// frameMakerTop
module frameMakerTop (samplePoint, reset, canRX, isError, isStuff, endOverload, BS_onoff, CRCtype, BRS_Stop, invalidBit, CRCcalc_on, CRCtime, ackValue, IDE, EDL, BRS, isRemote, size, frame, frameReady, isStart);
	input wire samplePoint, reset, canRX, isError, isStuff;
	output wire endOverload, BS_onoff, BRS_Stop, invalidBit, CRCcalc_on, CRCtime, ackValue, IDE, EDL, BRS, isRemote, frameReady, isStart;
	output wire [1:0] CRCtype;
	output wire [9:0] size;
	output wire [150:0] frame;
	wire isOverloadFromInterframe, RTR_SRR, RTR_r1;
	interFrameSpace ifs (samplePoint, reset, canRX, frameReady, endOverload, isOverloadFromInterframe, isStart);
	overload ov (samplePoint, reset, canRX, isOverloadFromInterframe, isError, endOverload);
	framecontroller fc (samplePoint, reset, canRX, isStart, isStuff, isError, BS_onoff, CRCtype, BRS_Stop, invalidBit, CRCcalc_on, CRCtime, ackValue, RTR_SRR, IDE, EDL, BRS, RTR_r1, frameReady);
	DatavsRemote dr (RTR_SRR, IDE, RTR_r1, isRemote);
	frameSize fsz (samplePoint, reset, isStuff, isStart, size);
	frameStorage fst (samplePoint, reset, canRX, isStuff, isStart, frame);
endmodule
clock: 5.21 ns
lec_check: 0
abc_area: 0
cap_margin: 20
cell_pad_in_sites_detail_placement: 1
cell_pad_in_sites_global_placement: 2
core_aspect_ratio: 1.18
core_margin: 10
core_utilization: 41
cts_cluster_size: 58
gpl_routability_driven: 1
hold_slack_margin: 0.03
max_routing_layer: met4
place_density_lb_addon: 0.01
slew_margin: 0
tns_end_percent: 40
run.sh (not shown) runs the stock make flow with config.mk's settings and CLKGATE_MAP_FILE=.
The first run went through all stages and came out clean.
Then changed:
- ABC_AREA: 0 -> 1
- CELL_PAD_IN_SITES_DETAIL_PLACEMENT: 1 -> default
- CELL_PAD_IN_SITES_GLOBAL_PLACEMENT: 2 -> default
- CORE_ASPECT_RATIO: 1.18 -> default
- CORE_MARGIN: 10 -> 2
- CORE_UTILIZATION: 41 -> 66
- CTS_CLUSTER_SIZE: 58 -> default
- GPL_ROUTABILITY_DRIVEN: 1 -> default
- HOLD_SLACK_MARGIN: 0.03 -> default
- PLACE_DENSITY_LB_ADDON: 0.01 -> default
- SETUP_SLACK_MARGIN: default -> 0.44
- SLEW_MARGIN: 0 -> 20
- TNS_END_PERCENT: 40 -> default
- clock period: 5.21 -> 1.54 ns (I/O delays scaled with it)
This time the run did not get past clock tree synthesis (4_1_cts), error DPL-0038.
Die area came out lower by well over a third.
Synthesized cell count grows by a quarter to a third.
Synthesized area falls by a few percent.
Then changed:
- CORE_UTILIZATION: 66 -> 54
- MAX_ROUTING_LAYER: met4 -> default
- SETUP_SLACK_MARGIN: 0.44 -> default
- clock period: 1.54 -> 2.24 ns (I/O delays scaled with it)
Outcome: Now the flow ran to the end with no violations. Synthesized area stays the same. Synthesized cell count does not change. Die area grows by 21%.
Then changed:
- CORE_UTILIZATION: 54 -> 72
- CTS_CLUSTER_SIZE: default -> 100
- TNS_END_PERCENT: default -> 10
- clock period: 2.24 -> 2.39 ns (I/O delays scaled with it)
Result: The new run failed in global routing (5_1_grt); die area fell by a quarter to a third; synthesized area does not change; synthesized cell count is unchanged.
Then changed:
- CORE_UTILIZATION: 72 -> 27
- CTS_CLUSTER_SIZE: 100 -> default
- TNS_END_PERCENT: 10 -> default
- clock period: 2.39 -> 3.01 ns (I/O delays scaled with it)
Now the flow finished with timing, DRC and antenna clean.
Synthesized cell count does not change.
Die area rose to 2.6 times its value.
Synthesized area is unchanged.

========
== run 1 ==
Starting RTL as in the previous note.
clock: 2.77 ns
lec_check: 0
cap_margin: 30
core_aspect_ratio: 1.41
core_margin: 2
core_utilization: 38
cts_cluster_size: 11
gpl_timing_driven: 0
max_routing_layer: met4
min_routing_layer: met2
place_density_lb_addon: 0.26
slew_margin: 20
Run 1 has completed all stages; timing, DRC and antenna checks passed.
Edits applied to the flow inputs when going from run 1 to run 2:
- CORE_ASPECT_RATIO no longer set, was 1.41
- ABC_AREA now 1, previously not set
- CTS_CLUSTER_SIZE no longer set, was 11
- SETUP_SLACK_MARGIN now 0.44, previously not set
- MIN_ROUTING_LAYER no longer set, was met2
- CAP_MARGIN now 5, was 30
- PLACE_DENSITY_LB_ADDON now 0.25, was 0.26
- CORE_UTILIZATION now 72, was 38
- GPL_TIMING_DRIVEN no longer set, was 0
- the clock period (ns, I/O delays scaled along) now 1.54, was 2.77
[summary]
Run 2 never completed, since it errored out during global placement.
Of run 2 and run 1, run 2 shows the lower mux contribution to synthesized area, with run 1 above it.
From run 1 to run 2 the numbers moved as follows: share of the core filled by cells before placement saw an increase; synthesized cell count +about 25%; summed instance area of the synthesized netlist now sits lower.
Re compound-gate portion of the synthesized area: run 1 was lower than run 2.
Here is what was changed in the inputs of run 3 compared with run 2.
- CTS_CLUSTER_SIZE now 74, previously not set
- PLACE_DENSITY_LB_ADDON no longer set, was 0.25
- CORE_UTILIZATION now 66, was 72
- CAP_MARGIN now 20, was 5
- CTS_CLUSTER_DIAMETER now 351, previously not set
- the clock period (ns, I/O delays scaled along) now 1.5, was 1.54
--- outcome ---
From run 2 to run 3 the numbers moved as follows: number of standard-cell rows in the floorplan increased 4.9%; die area increased 8.8%; y dimension of the die increased 5.1 µm. Reported for run 2 and run 3, area of the mapped netlist turned out identical to the last digit. Run 2 → run 3: instance tally after logic synthesis saw little to no change, effective utilization at floorplan shows a reduction of 6.5 points, number of cell instances after yosys synthesis shows no meaningful change. What ended run 3 was a tool error in clock tree synthesis; the run never finished. Changes observed in run 3 relative to run 2: x dimension of the die now sits higher.
Inputs modified between run 3 and run 4:
- clearing MAX_ROUTING_LAYER, which used to be met4
- clearing SETUP_SLACK_MARGIN, which used to be 0.44
- clearing CTS_CLUSTER_SIZE, which used to be 74
- clearing CTS_CLUSTER_DIAMETER, which used to be 351
- swapping 66 for 40 in CORE_UTILIZATION
- swapping 1.5 for 5.0 in the clock period (ns, I/O delays scaled along)
==> results <==
- Run 4 completed every stage of the flow, and the final layout passed the timing, design-rule and antenna checks.
- Run 4 -> run 3: synthesized area delta 0, exact match
- Placed instance count for run 4 is higher than for run 3.
- As of run 4, estimated wirelength of the detail-placed design had fallen by more than a quarter compared to run 3.
- Higher core utilization at floorplan among run 4 and run 3: run 3
- Standard cell area after detailed placement sits lower in run 4 than in run 3.
- The lower worst slack at placement of run 4 and run 3 is in run 3.
- As far as proportion of register bits with asynchronous set or reset after synthesis goes, run 4 and run 3 are indistinguishable; the numbers are identical.
- Compared with run 3, run 4 shows a higher vertical extent of the die.
- Looking at run 4 and run 3, the yosys stat chip area is a wash.
- Run 3 fits on a die that is smaller than the die of run 4.
- Reported for run 4 and run 3, area fraction in compound gates after synthesis turned out identical to the last digit.
Edits applied to the flow inputs when going from run 4 to run 5:
- HOLD_SLACK_MARGIN now 0.3, previously not set
- CTS_CLUSTER_SIZE now 72, previously not set
- CORE_UTILIZATION now 66, was 40
- CTS_CLUSTER_DIAMETER now 192, previously not set
- the clock period (ns, I/O delays scaled along) now 1.67, was 5.0
--- outcome ---
Tool error GRT-0116 stopped run 5 during global routing; no final results.
On run 5: total placed cells including tap cells is about 2% lower than what run 4 gave.
Run 4 → run 5: standard cell core area -0.0094 mm²; number of hold buffers added after cts +2; arithmetic-cell share of the synthesized area counting full adders, half adders and majority gates ~0 delta; number of port buffers ~0 delta.
From run 4 to run 5 the numbers moved as follows: number of CTS-inserted buffers -19; last weighted congestion value of the routability-driven placer +about 8%.

========
oak:
frameMakerTop again, from the RTL that the note above started with.
==> flow/design.v (excerpt) <==
module frameMakerTop (samplePoint, reset, canRX, isError, isStuff, endOverload, BS_onoff, CRCtype, BRS_Stop, invalidBit, CRCcalc_on, CRCtime, ackValue, IDE, EDL, BRS, isRemote, size, frame, frameReady, isStart);
Settings: LEC_CHECK=0, ABC_AREA=1, CAP_MARGIN=20, CORE_ASPECT_RATIO=0.5, CORE_MARGIN=2, CORE_UTILIZATION=68, CTS_CLUSTER_DIAMETER=331, CTS_CLUSTER_SIZE=95, PLACE_DENSITY=0.43, SETUP_SLACK_MARGIN=0.62, SLEW_MARGIN=20, TNS_END_PERCENT=10; clock period 2.09 ns.
oak terminated abnormally: 5_1_grt reported DPL-0038.
Changes in pine relative to oak:
==> flow/config.mk <==
export PLATFORM = sky130hd
export DESIGN_NAME = frameMakerTop
export DESIGN_NICKNAME = frameMakerTop
export VERILOG_FILES = /design/flow/design.v
export SDC_FILE = /design/flow/constraint.sdc
export NUM_CORES = 4
export LEC_CHECK = 0
export ABC_AREA = 1
export CAP_MARGIN = 20
export CORE_MARGIN = 2
export CORE_UTILIZATION = 40
export HOLD_SLACK_MARGIN = 0.07
export MIN_ROUTING_LAYER = met2
export SLEW_MARGIN = 20
==> flow/constraint.sdc <==
create_clock -name core_clock -period 5.0 [get_ports {samplePoint}]
set_input_delay 1.0000 -clock core_clock [delete_from_list [all_inputs] [get_ports {samplePoint}]]
set_output_delay 1.0000 -clock core_clock [all_outputs]
set_load 0.01 [all_outputs]
==> comparison <==
pine: done, clean on timing, DRC and antenna. Compared with oak, in pine cell area after placement decreased 130 µm²; number of distinct standard cells referenced by the synthesized netlist essentially unchanged; number of cells upsized or downsized after cts decreased 482; number of placed instances, taps included increased 121. Taking pine over oak, the overall die area ratio works out to 1.7. Of pine and oak, the run reporting the lower CTS buffer count was oak. Changes observed in pine relative to oak: routability congestion estimate from global placement now sits lower; placeable core region now sits higher. From oak to pine the numbers moved as follows: share of the core filled by cells before placement decreased by 29 points relative to the old numbers; detailed placer's ending HPWL decreased by about 10% relative to the old numbers.
Input-level comparison between birch and pine:
diff --git a/flow/config.mk b/flow/config.mk
--- a/flow/config.mk
+++ b/flow/config.mk
@@ -9,6 +9,6 @@
 export CAP_MARGIN = 20
 export CORE_MARGIN = 2
-export CORE_UTILIZATION = 40
-export HOLD_SLACK_MARGIN = 0.07
-export MIN_ROUTING_LAYER = met2
+export CORE_UTILIZATION = 72
+export CTS_CLUSTER_DIAMETER = 372
+export PLACE_DENSITY = 0.4
 export SLEW_MARGIN = 20
==> flow/constraint.sdc <==
create_clock -name core_clock -period 4.34 [get_ports {samplePoint}]
set_input_delay 0.8680 -clock core_clock [delete_from_list [all_inputs] [get_ports {samplePoint}]]
set_output_delay 0.8680 -clock core_clock [all_outputs]
set_load 0.01 [all_outputs]
[summary]
birch did not stop at any stage, and its layout met the timing, design-rule and antenna checks. Fraction of met3 tracks used by global routing, pine and birch: higher on pine. Slowest cell on the critical path = dfxtp_1: birch; slowest cell on the critical path = clkdlybuf4s50_1: pine. Wire length after detailed routing sits higher in birch than in pine. Of the two values seen for timing endpoint of the critical path, fc.state[10] was produced by birch and fc.cont[6] by pine. Area fraction of clock buffers and clock inverters: pine and birch compared, lower one is birch. Tightest hold margin (lower): pine. Side by side, critical path required time turned out lower in birch than in pine.
#### Input delta (maple over birch)
diff --git a/flow/config.mk b/flow/config.mk
--- a/flow/config.mk
+++ b/flow/config.mk
@@ -10,5 +10,6 @@
 export CORE_MARGIN = 2
 export CORE_UTILIZATION = 72
-export CTS_CLUSTER_DIAMETER = 372
-export PLACE_DENSITY = 0.4
+export CTS_CLUSTER_DIAMETER = 192
+export CTS_CLUSTER_SIZE = 53
+export SETUP_SLACK_MARGIN = 0.51
 export SLEW_MARGIN = 20
==> flow/constraint.sdc <==
create_clock -name core_clock -period 2.25 [get_ports {samplePoint}]
set_input_delay 0.4500 -clock core_clock [delete_from_list [all_inputs] [get_ports {samplePoint}]]
set_output_delay 0.4500 -clock core_clock [all_outputs]
set_load 0.01 [all_outputs]
Buffers inserted during post-CTS setup optimization: maple vs birch up 43
Placed cell area ends up lower on birch.
maple did not run to completion, as it errored out during 5_1_grt.
Delta (maple minus birch): number of hold buffers added after cts flat; post-DP HPWL up 1900 µm; number of buffers created by CTS down 15; share of synthesized cell area in and-or and or-and compound cells flat; sequential-to-total area share from yosys stat flat.
The post-synthesis chip area from yosys of birch and that of maple are within noise of each other.
Going from birch to maple, cell total after placement higher, area after synthesis ~0 delta.
diff inputs: maple => cedar
diff --git a/flow/config.mk b/flow/config.mk
--- a/flow/config.mk
+++ b/flow/config.mk
@@ -9,7 +9,4 @@
 export CAP_MARGIN = 20
 export CORE_MARGIN = 2
-export CORE_UTILIZATION = 72
-export CTS_CLUSTER_DIAMETER = 192
-export CTS_CLUSTER_SIZE = 53
-export SETUP_SLACK_MARGIN = 0.51
+export CORE_UTILIZATION = 40
 export SLEW_MARGIN = 20
==> flow/constraint.sdc <==
create_clock -name core_clock -period 3.26 [get_ports {samplePoint}]
set_input_delay 0.6520 -clock core_clock [delete_from_list [all_inputs] [get_ports {samplePoint}]]
set_output_delay 0.6520 -clock core_clock [all_outputs]
set_load 0.01 [all_outputs]
Notes after the runs:
Every stage of the flow completed for cedar, and the final layout passed the timing, design-rule and antenna checks.
From maple to cedar the numbers moved as follows: die span in y +33%, weighted congestion at the end of routability-driven global placement dropped 0.13, placement-stage cell area increased about 0.34%.
